// MACRegister
module MACRegister(
    input clk,
    input rst,
    input [1:0] opcode,
    input [15:0] a,
    input [15:0] b,
    output [31:0] dataOut
    );
    reg [31:0] register;
    assign dataOut = register;
    wire [31:0] product;
    wire [31:0] sum;
    ArrayMultiplier multiplier(a, b, product);
    Adder32 adder(register, product, sum);
    always @ (posedge clk) begin
        if (rst)
            register <= 32'd0;
        else case (opcode)
            2'd1:  
                register <= {a, b};
            2'd2:  
                register <= sum;
        endcase
    end
endmodule
For scale: about 68 I/O pins, roughly 0.0096 mm^2 of cells after synthesis.
export LEC_CHECK = 0
export ABC_AREA = 1
export CAP_MARGIN = 40
export CORE_MARGIN = 2
export CORE_UTILIZATION = 72
export CTS_CLUSTER_DIAMETER = 159
export CTS_CLUSTER_SIZE = 31
export HOLD_SLACK_MARGIN = -0.08
export PLACE_DENSITY_LB_ADDON = 0.18
export SETUP_SLACK_MARGIN = 2.07
export SLEW_MARGIN = 20
create_clock -name core_clock -period 10.5 [get_ports {clk}]
run.sh (not shown) runs the stock make flow with config.mk's settings and CLKGATE_MAP_FILE=.
The baseline reached the layout checks and failed them: setup timing.
Edit:
==> flow/config.mk (replaced) <==
export PLATFORM = sky130hd
export DESIGN_NAME = MACRegister
export DESIGN_NICKNAME = MACRegister
export VERILOG_FILES = /design/flow/design.v
export SDC_FILE = /design/flow/constraint.sdc
export NUM_CORES = 4
export LEC_CHECK = 0
export CAP_MARGIN = 20
export CORE_MARGIN = 2
export CORE_UTILIZATION = 40
export SETUP_SLACK_MARGIN = 1.0
export SLEW_MARGIN = 20
==> flow/constraint.sdc (replaced) <==
create_clock -name core_clock -period 17.7 [get_ports {clk}]
set_input_delay 3.5400 -clock core_clock [delete_from_list [all_inputs] [get_ports {clk}]]
set_output_delay 3.5400 -clock core_clock [all_outputs]
set_load 0.01 [all_outputs]
The new run completed with no timing, DRC or antenna violations.
Final area goes down by about 4%.
Setup slack gains 5800 ps.
Synthesized area is lower by 4.3%.
Via count drops by about 16%.
Wire length drops by about 18%.
Synthesized cell count fell by 20%.
Clock-buffer cell count stays the same.
Edit:
--- a/flow/config.mk
+++ b/flow/config.mk
@@ -8,5 +8,5 @@
 export CAP_MARGIN = 20
 export CORE_MARGIN = 2
-export CORE_UTILIZATION = 40
+export CORE_UTILIZATION = 71
 export SETUP_SLACK_MARGIN = 1.0
 export SLEW_MARGIN = 20
What happened:
- clock skew drops by 3.3 ps
- maximum frequency drops by 1.3%
- wire length climbs by 6.5%
- cell count drops by 9.3%
- die area drops by 43%
- final area drops by 2.9%
Edit:
--- a/flow/config.mk
+++ b/flow/config.mk
@@ -8,5 +8,5 @@
 export CAP_MARGIN = 20
 export CORE_MARGIN = 2
-export CORE_UTILIZATION = 71
-export SETUP_SLACK_MARGIN = 1.0
+export CORE_UTILIZATION = 70
+export CTS_CLUSTER_SIZE = 13
 export SLEW_MARGIN = 20
==> flow/constraint.sdc (replaced) <==
create_clock -name core_clock -period 5.45 [get_ports {clk}]
set_input_delay 1.0900 -clock core_clock [delete_from_list [all_inputs] [get_ports {clk}]]
set_output_delay 1.0900 -clock core_clock [all_outputs]
set_load 0.01 [all_outputs]
=>
- The changed run finished with setup timing left
- global-route usage increases by 4.0 points
- setup slack is worse by 9800 ps
- register-to-register slack is worse by 12000 ps

---

Starting RTL as in the previous note.
Settings: LEC_CHECK=0, ABC_AREA=0, CAP_MARGIN=40, CORE_MARGIN=2, CORE_UTILIZATION=72, CTS_CLUSTER_DIAMETER=217, CTS_CLUSTER_SIZE=76, HOLD_SLACK_MARGIN=0.29, PLACE_DENSITY=0.35, SETUP_SLACK_MARGIN=-0.59, SLEW_MARGIN=20, TNS_END_PERCENT=70; clock period 9.84 ns.
The starting point completed, yet does not pass: setup timing.
==> next run, changes <==
Settings changed: ABC_AREA 0 to default, CAP_MARGIN 40 to 20, CTS_CLUSTER_DIAMETER 217 to default, CTS_CLUSTER_SIZE 76 to default, HOLD_SLACK_MARGIN 0.29 to default, PLACE_DENSITY 0.35 to 0.67, SETUP_SLACK_MARGIN -0.59 to default, TNS_END_PERCENT 70 to default.
Clock period 9.84 ns to 15.1 ns, I/O delays scaled along.
Effect: The new run produced a layout that fails on setup timing; area after synthesis stays the same; worst setup slack improves by 4.0 ns; global-route usage goes down by 0.68 points; final area goes down by 0.70%; routed wire length goes down by 2.6%; register-to-register slack improves by 5.0 ns; utilization goes down by 0.60 points; hold slack degrades by 0.014 ns.
==> next run, changes <==
Settings changed: ABC_AREA from default to 1, CORE_UTILIZATION 72 to 65, PLACE_DENSITY 0.67 to default, SETUP_SLACK_MARGIN from default to 1.0.
Clock period 15.1 ns to 11.0 ns, I/O delays scaled along.
The new run finished but fails on setup timing.
Clock skew barely changes.
Die area is higher by 15%.
Core utilization is lower by 10 points.
Count of clock-buffer cells in the layout is higher by 1.
Worst hold slack gets better by 0.047 ns.
Wire length is lower by 8.0%.
Critical path depth is higher by 1.
==> next run, changes <==
Settings changed: ABC_AREA 1 to default.
Clock period 11.0 ns to 19.2 ns, I/O delays scaled along.
Effect:
- The new run passed the timing, design-rule and antenna checks
- wire length goes down by 6.0%
- synthesized area came out lower by 4.3%
- cell area went down by 7.2%
- setup slack gains 6.1 ns
- critical path depth is lower by 3
- die area is lower by 4.1%

---

== run D ==
MACRegister again, from the RTL that the note above started with.
make LEC_CHECK=0 CAP_MARGIN=35 CORE_ASPECT_RATIO=1.11 CORE_MARGIN=7 CORE_UTILIZATION=40 MAX_ROUTING_LAYER=met5 PLACE_DENSITY_LB_ADDON=0.25 SLEW_MARGIN=20 finish   # period 19.0 ns
Relative to run D, the following input files were edited for run B:
Settings: CORE_MARGIN: 7 -> 2; MAX_ROUTING_LAYER: met5 -> met4; PLACE_DENSITY_LB_ADDON: 0.25 -> unset; CAP_MARGIN: 35 -> 20.
met2 track demand over resource up 2.6 points in run B wrt run D. Compared run D against run B; number of port buffers within noise. Of run D and run B, just one finished clean: run D. In the summary table, run B is marked failed, with error DRT-0255 raised in detailed routing (5_2_route). Diff run B..run D | number of cells in Yosys stat | negligible. Compared run D against run B; number of cells in the design after placement within noise.

---

Starting RTL as in the previous note.
==> flow/design.v (excerpt) <==
module MACRegister(
    input clk,
    input rst,
    input [1:0] opcode,
    input [15:0] a,
    input [15:0] b,
    output [31:0] dataOut
    );
==> flow/config.mk <==
export PLATFORM = sky130hd
export DESIGN_NAME = MACRegister
export DESIGN_NICKNAME = MACRegister
export VERILOG_FILES = /design/flow/design.v
export SDC_FILE = /design/flow/constraint.sdc
export NUM_CORES = 4
export LEC_CHECK = 0
export ABC_AREA = 0
export CAP_MARGIN = 30
export CELL_PAD_IN_SITES_DETAIL_PLACEMENT = 2
export CORE_MARGIN = 2
export CORE_UTILIZATION = 63
export GPL_ROUTABILITY_DRIVEN = 0
export MAX_ROUTING_LAYER = met4
export SLEW_MARGIN = 20
==> flow/constraint.sdc <==
create_clock -name core_clock -period 29.9 [get_ports {clk}]
set_input_delay 5.9800 -clock core_clock [delete_from_list [all_inputs] [get_ports {clk}]]
set_output_delay 5.9800 -clock core_clock [all_outputs]
set_load 0.01 [all_outputs]
The baseline died in 3_5_place_dp with DPL-0033.
==> next run, changes <==
ABC_AREA = default   (was 0)
CAP_MARGIN = 20   (was 30)
CELL_PAD_IN_SITES_DETAIL_PLACEMENT = default   (was 2)
CORE_UTILIZATION = 68   (was 63)
GPL_ROUTABILITY_DRIVEN = default   (was 0)
MAX_ROUTING_LAYER = default   (was met4)
SETUP_SLACK_MARGIN = -0.49   (was default)
clock period = 15.3 ns   (was 29.9 ns; I/O delays follow)
Outcome: The changed run completed and failed the layout checks on setup timing. Synthesized cell count does not change. Die size decreases by about 7%. Area after synthesis is unchanged.
==> next run, changes <==
ABC_AREA = 1   (was default)
CORE_UTILIZATION = 72   (was 68)
SETUP_SLACK_MARGIN = 1.0   (was -0.49)
clock period = 11.4 ns   (was 15.3 ns; I/O delays follow)
What happened:
- The new run produced a layout that fails on setup timing
- global-route usage went up by 1.6 points
- final area went up by 2.6%
- count of clock-buffer cells in the layout went up by 1
- register-to-register slack gets worse by 3.8 ns
- synthesized area went up by 4.4%
- via count went up by 13%

---

Setup of before:
MACRegister again, from the RTL that the note above started with.
Settings: LEC_CHECK=0, ABC_AREA=1, CAP_MARGIN=20, CORE_MARGIN=2, CORE_UTILIZATION=72, CTS_CLUSTER_DIAMETER=177, CTS_CLUSTER_SIZE=76, HOLD_SLACK_MARGIN=0.29, PLACE_DENSITY=0.35, SETUP_SLACK_MARGIN=-0.59, SLEW_MARGIN=20, TNS_END_PERCENT=70; clock period 9.84 ns.
Completing all stages was not enough for before: its layout failed the final checks because of setup timing.
### before -> after
--- a/flow/config.mk
+++ b/flow/config.mk
@@ -9 +9,3 @@
-export CAP_MARGIN = 20
+export CAP_MARGIN = 35
+export CELL_PAD_IN_SITES_GLOBAL_PLACEMENT = 0
+export CORE_ASPECT_RATIO = 0.83
@@ -12,7 +14,6 @@
-export CTS_CLUSTER_DIAMETER = 177
-export CTS_CLUSTER_SIZE = 76
-export HOLD_SLACK_MARGIN = 0.29
-export PLACE_DENSITY = 0.35
-export SETUP_SLACK_MARGIN = -0.59
-export SLEW_MARGIN = 20
-export TNS_END_PERCENT = 70
+export CTS_CLUSTER_DIAMETER = 225
+export CTS_CLUSTER_SIZE = 88
+export PLACE_DENSITY = 0.41
+export SETUP_SLACK_MARGIN = -0.76
+export SLEW_MARGIN = 35
+export TNS_END_PERCENT = 75
==> results <==
- The layout from after, despite a flow that completed every stage, fails the layout checks, with the failing checks listed as setup timing.
- before → after: sequential share of cell area essentially unchanged.
- On area taken by multi-input logic gates, after and before are basically level.
- Compared after against before; design area within noise.
- after vs before: wire length up
- [after vs before] global-route usage: lower in after

---

Starting RTL as in the previous note.
clock: 6.67 ns
lec_check: 0
abc_area: 1
cap_margin: 20
core_margin: 2
core_utilization: 72
cts_cluster_diameter: 373
cts_cluster_size: 94
setup_slack_margin: -0.65
slew_margin: 20
tns_end_percent: 10
The starting point completed, yet does not pass: negative setup slack.
==> next run, changes <==
Settings changed: CTS_CLUSTER_DIAMETER 373 to unset, CTS_CLUSTER_SIZE 94 to unset, PLACE_DENSITY_LB_ADDON set to 0.08, SETUP_SLACK_MARGIN -0.65 to unset, TNS_END_PERCENT 10 to unset.
Clock period 6.67 ns to 14.1 ns, I/O delays scaled along.
- The new run reached the layout checks and failed them: negative setup slack
- clock skew stays flat
- via count goes up by 1.9%
- clock-buffer cell count is higher by 1
==> next run, changes <==
Settings changed: ABC_AREA 1 to unset, CORE_UTILIZATION 72 to 40, PLACE_DENSITY_LB_ADDON 0.08 to unset, SETUP_SLACK_MARGIN set to 5.0.
Clock period 14.1 ns to 17.7 ns, I/O delays scaled along.
What happened: The new run completed with no timing, DRC or antenna violations; wire length came out lower by roughly a tenth; die size goes up by well over a third; synthesized cell count goes down by about a fifth.
==> next run, changes <==
Settings changed: ABC_AREA set to 1, MAX_ROUTING_LAYER set to met4, SETUP_SLACK_MARGIN 5.0 to unset.
Clock period 17.7 ns to 29.9 ns, I/O delays scaled along.
What happened: Final area came out lower by 4.5%. Final cell count is higher by 16%. Sequential share of layout area climbs by 0.28 points. Register-to-register slack improves by 11 ns. Synthesized area increases by 4.4%. Non-clock buffer count went down by 36. Wire length went down by 4.0%. Via count climbs by 5.9%. Setup slack is better by 7.3 ns.
